==> inputs of exp/nickel <==
==> flow/design.v <==
`timescale 1ns / 1ps
`default_nettype none
module counterModN #(
    parameter X = 5,   
    parameter N = 20   
) (
    input wire clk,       
    input wire ce,        
    input wire en,        
    input wire reset,     
    output reg [X-1:0] count  
);
    always @(posedge clk) begin
        if (reset) begin
            count <= 0;
        end else if (ce && en) begin
            if (count == N - 1) begin
                count <= 0;
            end else begin
                count <= count + 1;
            end
        end
    end
endmodule
`timescale 1ns / 1ps
`default_nettype none
module clockDivider #(
    parameter N = 500_000   
)(
    input wire clk,        
    input wire en,         
    input wire rst,        
    output reg clk_out,    
    output wire tick       
);
    wire [31:0] count;     
    counterModN #(.X(32), .N(N)) counterMod (
        .clk(clk),
        .ce(1'b1),
        .reset(rst),
        .en(en),
        .count(count)
    );
    assign tick = (count == N - 1) && !clk_out;
    always @(posedge clk) begin
        if (rst) begin
            clk_out <= 1'b0;
        end else if (count == N - 1) begin
            clk_out <= ~clk_out;
        end
    end
endmodule
`timescale 1ns / 1ps
`default_nettype none
module debouncer(
    input wire clk,        
    input wire ce,         
    input wire rst,        
    input wire in,         
    output wire out         
);
    reg q1, q2, q3;
    always @(posedge clk) begin
        if (rst) begin
            q1 <= 1'b0;
            q2 <= 1'b0;
            q3 <= 1'b0;
        end else if (ce) begin
            q1 <= in;
            q2 <= q1;
            q3 <= q2;
        end 
    end
    assign out = (rst == 1'b1) ? 1'b0 : (q1 & q2 & q3);
endmodule
`timescale 1ns / 1ps
`default_nettype none
module synchronizer(
    input wire clk,       
    input wire ce,        
    input wire rst,       
    input wire in,        
    output wire out       
);
    reg q1, q2;
    always @(posedge clk) begin
        if (rst) begin
            q1 <= 1'b0;
            q2 <= 1'b0;
        end else if (ce) begin
            q1 <= in;
            q2 <= q1;
        end
    end
    assign out = (rst) ? 1'b0 : q2;
endmodule
`timescale 1ns / 1ps
`default_nettype none
module shift_left_register(
    input wire        clk,     
    input wire        ce,      
    input wire        rst,     
    input wire        load,    
    input wire        en,      
    input wire [7:0]  Num,     
    output reg [15:0] Out      
);
    integer i;
    always @(posedge clk) begin
        if (rst) begin
            Out <= 16'b0;
        end else if (ce) begin
            if (load) begin
                Out <= {8'b0, Num};
            end else if (en) begin
                for (i = 15; i > 0; i = i - 1) begin
                    Out[i] <= Out[i - 1];
                end
                Out[0] <= 1'b0;
            end
        end
    end
endmodule
`timescale 1ns / 1ps
`default_nettype none
module shift_right_register(
    input wire clk,          
    input wire ce,           
    input wire rst,          
    input wire load,         
    input wire en,           
    input wire [7:0] Num,    
    output reg [7:0] Out     
);
    integer i;
    always @(posedge clk) begin
        if (rst) begin
            Out <= 8'b0;
        end else if (ce) begin
            if (load) begin
                Out <= Num;   
            end else if (en) begin
                for (i = 7; i > 0; i = i - 1) begin
                    Out[i - 1] <= Out[i];
                end
                Out[7] <= 1'b0;   
            end
        end
    end
endmodule
`timescale 1ns / 1ps
`default_nettype none
module CU(
    input wire b0,        
    input wire z,         
    input wire load,      
    output wire Psel,     
    output wire EP,       
    output wire EA,       
    output wire EB,       
    output wire LA,       
    output wire LB,       
    output wire RstP      
);
    assign Psel = b0;
    assign EP = (b0 & ~load);
    assign EA = (~z | load);
    assign EB = (~z | load);
    assign LA = load;
    assign LB = load;
    assign RstP = load;
endmodule
`timescale 1ns / 1ps
`default_nettype none
module BCD #(
    parameter W = 18   
)(
    input wire [W-1:0] bin,            
    output reg [W+(W-4)/3:0] bcd       
);
    integer i, j;
    always @(bin) begin
        for (i = 0; i <= W + (W-4)/3; i = i + 1) begin
            bcd[i] = 1'b0;
        end
        bcd[W-1:0] = bin;
        for (i = 0; i <= W - 4; i = i + 1) begin
            for (j = 0; j <= i / 3; j = j + 1) begin
                if (bcd[W - i + 4*j -: 4] > 4) begin                   
                    bcd[W - i + 4*j -: 4] = bcd[W - i + 4*j -: 4] + 4'd3;
                end
            end
        end
    end
endmodule
`timescale 1ns / 1ps
`default_nettype none
module seven_seg_decoder(
    input wire en,           
    input wire [3:0] num,    
    output reg [6:0] seg     
);
    always @ (num or en) begin
        if (en) begin
            case(num)
                4'd0: seg = 7'b1000000;   
                4'd1: seg = 7'b1111001;   
                4'd2: seg = 7'b0100100;   
                4'd3: seg = 7'b0110000;   
                4'd4: seg = 7'b0011001;   
                4'd5: seg = 7'b0010010;   
                4'd6: seg = 7'b0000010;   
                4'd7: seg = 7'b1111000;   
                4'd8: seg = 7'b0000000;   
                4'd9: seg = 7'b0010000;   
                default: seg = 7'b1111111;  
            endcase
        end else begin
            seg = 7'b1111111;   
        end
    end
endmodule
`timescale 1ns / 1ps
`default_nettype none
module seven_segment_scroller #(
    parameter DIV = 250000            
)(
    input wire clk,                   
    input wire reset,                 
    input wire button_left,           
    input wire button_right,          
    input wire [19:0] product,        
    input wire sign,                  
    output reg [6:0] seg,             
    output reg [3:0] an               
);
    wire slow_tick;                            
    wire slow_level;
    wire [1:0] switch_position;                
    wire debounced_button_left, debounced_button_right;
    wire final_button_left, final_button_right;
    wire [6:0] segment_internal[4:0];          
    reg [2:0] digit_selection;        
    clockDivider #(DIV) clk_divider (
        .clk(clk),
        .en(1'b1),
        .rst(reset),
        .clk_out(slow_level),
        .tick(slow_tick)
    );
    counterModN #(.X(2), .N(4)) position_counter (
        .clk(clk),
        .ce(slow_tick),
        .reset(reset),
        .en(1'b1),
        .count(switch_position)
    );
    debouncer btn_debouncer_left (
        .clk(clk),
        .ce(slow_tick),
        .rst(reset),
        .in(button_left),
        .out(debounced_button_left)
    );
    synchronizer btn_synchronizer_left (
        .clk(clk),
        .ce(slow_tick),
        .rst(reset),
        .in(debounced_button_left),
        .out(final_button_left)
    );
    debouncer btn_debouncer_right (
        .clk(clk),
        .ce(slow_tick),
        .rst(reset),
        .in(button_right),
        .out(debounced_button_right)
    );
    synchronizer btn_synchronizer_right (
        .clk(clk),
        .ce(slow_tick),
        .rst(reset),
        .in(debounced_button_right),
        .out(final_button_right)
    );
    reg button_right_old, button_left_old;
    reg button_right_raise, button_left_raise;  
    always @(posedge clk) begin
        if (reset) begin
            digit_selection <= 3'b000;
            button_right_old <= 0;
            button_left_old <= 0;
            button_right_raise <= 0;
            button_left_raise <= 0;
        end else if (slow_tick) begin
            button_right_raise <= (button_right_old != final_button_right && final_button_right == 1'b1);
            button_left_raise <= (button_left_old != final_button_left && final_button_left == 1'b1);
            button_right_old <= final_button_right;
            button_left_old <= final_button_left;
            if (button_right_raise) begin
                if (digit_selection > 0) begin
                    digit_selection <= digit_selection - 1;
                end
                button_right_raise <= 0;
            end
            if (button_left_raise) begin
                if (digit_selection < 2) begin
                    digit_selection <= digit_selection + 1;
                end
                button_left_raise <= 0;
            end
        end
    end
    seven_seg_decoder decoder_digit_0 (.en(1'b1), .num(product[3:0]), .seg(segment_internal[0]));
    seven_seg_decoder decoder_digit_1 (.en(1'b1), .num(product[7:4]), .seg(segment_internal[1]));
    seven_seg_decoder decoder_digit_2 (.en(1'b1), .num(product[11:8]), .seg(segment_internal[2]));
    seven_seg_decoder decoder_digit_3 (.en(1'b1), .num(product[15:12]), .seg(segment_internal[3]));
    seven_seg_decoder decoder_digit_4 (.en(1'b1), .num(product[19:16]), .seg(segment_internal[4]));
    always @(*) begin
        case (switch_position)
            2'b00: begin
                an = 4'b1110;
                seg = segment_internal[digit_selection];
            end
            2'b01: begin
                an = 4'b1101;
                seg = segment_internal[digit_selection + 1];
            end
            2'b10: begin
                an = 4'b1011;
                seg = segment_internal[digit_selection + 2];
            end
            2'b11: begin
                an = 4'b0111;
                if (sign == 1)
                    seg = 7'b0111111; 
                else
                    seg = 7'b1111111;
            end
            default: begin
                an = 4'b1111;
                seg = 7'b0000000;
            end
        endcase
    end
endmodule
`timescale 1ns / 1ps
`default_nettype none
module main #(
    parameter MAIN_DIV = 8,      
    parameter SCAN_DIV = 4       
)(
    input wire clk,
    input wire rst,    
    input wire btnC,   
    input wire btnL,   
    input wire btnR,   
    input wire [7:0] num1,   
    input wire [7:0] num2,   
    output wire [6:0] seg,            
    output wire [3:0] an,              
    output wire multiplicationFinished    
);
    wire dividedClock;   
    wire dividedTick;    
    clockDivider #(MAIN_DIV) clockDiv(
        .clk(clk),
        .rst(rst),
        .en(1'b1),
        .clk_out(dividedClock),
        .tick(dividedTick)
    );
    wire [7:0] num1Complement, num2Complement;
    wire [7:0] multiplier, multiplicand;
    wire [7:0] multiplicandShifted;
    wire [15:0] multiplierShifted;
    reg  [15:0] productReg;
    reg signReg;
    wire tempSign;
    wire [19:0] bcdOutput;
    wire [15:0] tempOutput;
    assign num1Complement = ~num1 + 1'b1;
    assign num2Complement = ~num2 + 1'b1;
    assign multiplier = (num1[7] == 1) ? num1Complement : num1;
    assign multiplicand = (num2[7] == 1) ? num2Complement : num2;
    wire enableDebounce, enableSync;
    debouncer debounceInst(
        .clk(clk),
        .ce(dividedTick),
        .rst(rst),
        .in(btnC),
        .out(enableDebounce)
    );
    synchronizer syncInst(
        .clk(clk),
        .ce(dividedTick),
        .rst(rst),
        .in(enableDebounce),
        .out(enableSync)
    );
    wire Psel, EP, EA, EB, LA, LB, RstP;
    shift_right_register shiftRightReg(
        .clk(clk),
        .ce(dividedTick),
        .rst(rst),
        .load(LB),
        .en(EB),
        .Num(multiplicand),
        .Out(multiplicandShifted)
    );
    shift_left_register shiftLeftReg(
        .clk(clk),
        .ce(dividedTick),
        .rst(rst),
        .load(LA),
        .en(EA),
        .Num(multiplier),
        .Out(multiplierShifted)
    );
    CU controlUnit(
        .b0(multiplicandShifted[0]),
        .z(multiplicationFinished),  
        .load(enableSync),
        .Psel(Psel),
        .EP(EP),
        .EA(EA),
        .EB(EB),
        .LA(LA),
        .LB(LB),
        .RstP(RstP)
    );
    assign multiplicationFinished = ~(multiplicandShifted[0] | multiplicandShifted[1] | multiplicandShifted[2] | multiplicandShifted[3] | multiplicandShifted[4] | multiplicandShifted[5] | multiplicandShifted[6] | multiplicandShifted[7]);
    always @(posedge clk) begin
        if (rst) begin
            productReg <= 16'b0;
            signReg <= 1'b0;
        end else if (!dividedTick) begin
            productReg <= productReg;
        end else if (RstP == 1) begin
            productReg <= 16'b0;
            signReg <= (num1[7] ^ num2[7]) && num1 != 0 && num2 != 0;
        end else if (EP == 1) begin
            productReg <= (Psel == 1) ? productReg + multiplierShifted : productReg;
        end else begin
            productReg <= productReg;
        end
    end
    assign tempOutput = productReg;
    assign tempSign = signReg;
    BCD #(16) bcdConverter(
        .bin(tempOutput),
        .bcd(bcdOutput)
    );
    seven_segment_scroller #(SCAN_DIV) sevenSegScroller(
        .clk(clk),
        .reset(rst | RstP),
        .button_left(btnL),
        .button_right(btnR),
        .product(bcdOutput),
        .sign(tempSign),
        .seg(seg),
        .an(an)
    );
endmodule
==> flow/run.sh <==
#!/bin/bash
# the make line also repeats each setting of config.mk as NAME=value (left out here)
make -C /OpenROAD-flow-scripts/flow DESIGN_CONFIG=/design/flow/config.mk WORK_HOME=/design/flow/orfs CLKGATE_MAP_FILE= finish
==> flow/config.mk <==
export PLATFORM = sky130hd
export DESIGN_NAME = main
export DESIGN_NICKNAME = main
export VERILOG_FILES = /design/flow/design.v
export SDC_FILE = /design/flow/constraint.sdc
export NUM_CORES = 4
export LEC_CHECK = 0
export ABC_AREA = 0
export CAP_MARGIN = 40
export CORE_MARGIN = 2
export CORE_UTILIZATION = 72
export CTS_CLUSTER_DIAMETER = 246
export CTS_CLUSTER_SIZE = 21
export GPL_ROUTABILITY_DRIVEN = 1
export HOLD_SLACK_MARGIN = -0.07
export PLACE_DENSITY = 0.72
export SETUP_SLACK_MARGIN = 0.9
export SLEW_MARGIN = 15
==> flow/constraint.sdc <==
create_clock -name core_clock -period 7.38 [get_ports {clk}]
set_input_delay 1.4760 -clock core_clock [delete_from_list [all_inputs] [get_ports {clk}]]
set_output_delay 1.4760 -clock core_clock [all_outputs]
set_load 0.01 [all_outputs]
==> exp/umber: changes against exp/nickel <==
==> flow/config.mk (replaced) <==
export PLATFORM = sky130hd
export DESIGN_NAME = main
export DESIGN_NICKNAME = main
export VERILOG_FILES = /design/flow/design.v
export SDC_FILE = /design/flow/constraint.sdc
export NUM_CORES = 4
export LEC_CHECK = 0
export CAP_MARGIN = 0
export CORE_MARGIN = 2
export CORE_UTILIZATION = 72
export CTS_CLUSTER_DIAMETER = 371
export CTS_CLUSTER_SIZE = 31
export PLACE_DENSITY = 0.78
export SLEW_MARGIN = 20
==> flow/constraint.sdc (replaced) <==
create_clock -name core_clock -period 7.92 [get_ports {clk}]
set_input_delay 1.5840 -clock core_clock [delete_from_list [all_inputs] [get_ports {clk}]]
set_output_delay 1.5840 -clock core_clock [all_outputs]
set_load 0.01 [all_outputs]
==> results <==
exp/umber aborted during clock tree synthesis (4_1_cts) (DPL-0038). exp/nickel did not get past clock tree synthesis (4_1_cts) on DPL-0038. Area after synthesis is the same in exp/nickel and exp/umber. Die size is the same in exp/nickel and exp/umber. In synthesized cell count, exp/umber and exp/nickel do not differ.


==> try-nickel <==
RTL: the design.v shown in full above, as it stands there.
==> flow/config.mk <==
export PLATFORM = sky130hd
export DESIGN_NAME = main
export DESIGN_NICKNAME = main
export VERILOG_FILES = /design/flow/design.v
export SDC_FILE = /design/flow/constraint.sdc
export NUM_CORES = 4
export LEC_CHECK = 0
export ABC_AREA = 1
export CAP_MARGIN = 20
export CORE_MARGIN = 2
export CORE_UTILIZATION = 40
export PLACE_DENSITY = 0.6
export SLEW_MARGIN = 20
==> flow/constraint.sdc <==
create_clock -name core_clock -period 20.0 [get_ports {clk}]
set_input_delay 4.0000 -clock core_clock [delete_from_list [all_inputs] [get_ports {clk}]]
set_output_delay 4.0000 -clock core_clock [all_outputs]
set_load 0.01 [all_outputs]
run.sh (not shown) runs the stock make flow with config.mk's settings and CLKGATE_MAP_FILE=.
==> try-violet (differences from try-nickel) <==
- CORE_UTILIZATION: 40 -> 37
==> flow/constraint.sdc (replaced) <==
create_clock -name core_clock -period 13.9 [get_ports {clk}]
set_input_delay 2.7800 -clock core_clock [delete_from_list [all_inputs] [get_ports {clk}]]
set_output_delay 2.7800 -clock core_clock [all_outputs]
set_load 0.01 [all_outputs]
==> job_summary.md <==
## Synthesis and layout report

| Metric | Value |
|---|---|
| Status | finished clean |
| First-pass GRT wire length | 52200 um |
| Tot Pwr | 0.646 mW |
| Setup Skew | 8.91 ps |
| Crit path required time | 16000 ps |
| Fin crit share | 0.683 |
| RD Place Congestion | 0.904 |
-- figures above: try-nickel

==> job_summary.md <==
## Synthesis and layout report

| Metric | Value |
|---|---|
| Status | finished clean |
| Fin crit share | 0.884 |
| Setup TNS | 0 ps |
| Clk pin slew, worst setup/hold paths | 60 ps |
| Share of power burned in registers | 0.412 |
| Sequential cell power | 0.383 mW |
| Crit path required time | 11120 ps |
| Inverters | 351 |
| RD Place Congestion | 0.926 |
| Setup Skew | 6.57 ps |
-- figures above: try-violet



==> amber: inputs <==
// main: RTL as listed in full above, without the edits since
clock: 13.7 ns
lec_check: 0
abc_area: 1
cap_margin: 20
core_margin: 2
core_utilization: 65
cts_cluster_size: 71
place_density_lb_addon: 0.01
setup_slack_margin: 2.44
slew_margin: 20
==> indigo (differences from amber) <==
CORE_UTILIZATION = 66   (was 65)
CTS_CLUSTER_DIAMETER = 326   (was default)
CTS_CLUSTER_SIZE = 97   (was 71)
PLACE_DENSITY = 0.38   (was default)
PLACE_DENSITY_LB_ADDON = default   (was 0.01)
SETUP_SLACK_MARGIN = default   (was 2.44)
==> flow/constraint.sdc (replaced) <==
create_clock -name core_clock -period 15.1 [get_ports {clk}]
set_input_delay 3.0200 -clock core_clock [delete_from_list [all_inputs] [get_ports {clk}]]
set_output_delay 3.0200 -clock core_clock [all_outputs]
set_load 0.01 [all_outputs]
==> onyx (differences from amber) <==
CORE_ASPECT_RATIO = 1.97   (was default)
CORE_UTILIZATION = 25   (was 65)
CTS_CLUSTER_DIAMETER = 312   (was default)
CTS_CLUSTER_SIZE = 100   (was 71)
PLACE_DENSITY_LB_ADDON = default   (was 0.01)
SETUP_SLACK_MARGIN = default   (was 2.44)
SLEW_MARGIN = 30   (was 20)
TNS_END_PERCENT = 15   (was default)
==> flow/constraint.sdc (replaced) <==
create_clock -name core_clock -period 20.0 [get_ports {clk}]
set_input_delay 4.0000 -clock core_clock [delete_from_list [all_inputs] [get_ports {clk}]]
set_output_delay 4.0000 -clock core_clock [all_outputs]
set_load 0.01 [all_outputs]
==> qor summary <==
|  | amber | indigo | onyx |
|---|---|---|---|
| Result of the run | timing/DRC/antenna clean | timing/DRC/antenna clean | timing/DRC/antenna clean |
| Final Net Count | 2356 | 2252 | 2251 |
| Fraction of met1 tracks used by global routing | 0.363 | 0.372 | 0.115 |
| PnR worst setup slack | 2040 ps | 2480 ps | 6420 ps |
| Highest net fanout along the worst path | 4 | 6 | 6 |
| Total power density per cell area | 55.4 nW/um2 | 58.4 nW/um2 | 43.8 nW/um2 |
| Tool warning count | 82 | 83 | 81 |
| Power in the clock group | 0.426 mW | 0.390 mW | 0.314 mW |
| Power dissipated in combinational cells | 0.0684 mW | 0.0610 mW | 0.0465 mW |
| Multi-input gate share of the layout cell area | 0.622 | 0.626 | 0.603 |
| Critical path capture point | seg[6] | seg[1] | seg[1] |
| Met2 Track Usage GR | 0.522 | 0.520 | 0.260 |
| Critical Path RT | 10960 ps | 12080 ps | 16000 ps |
No activity file was given, so power comes from the tool's default toggle rates.
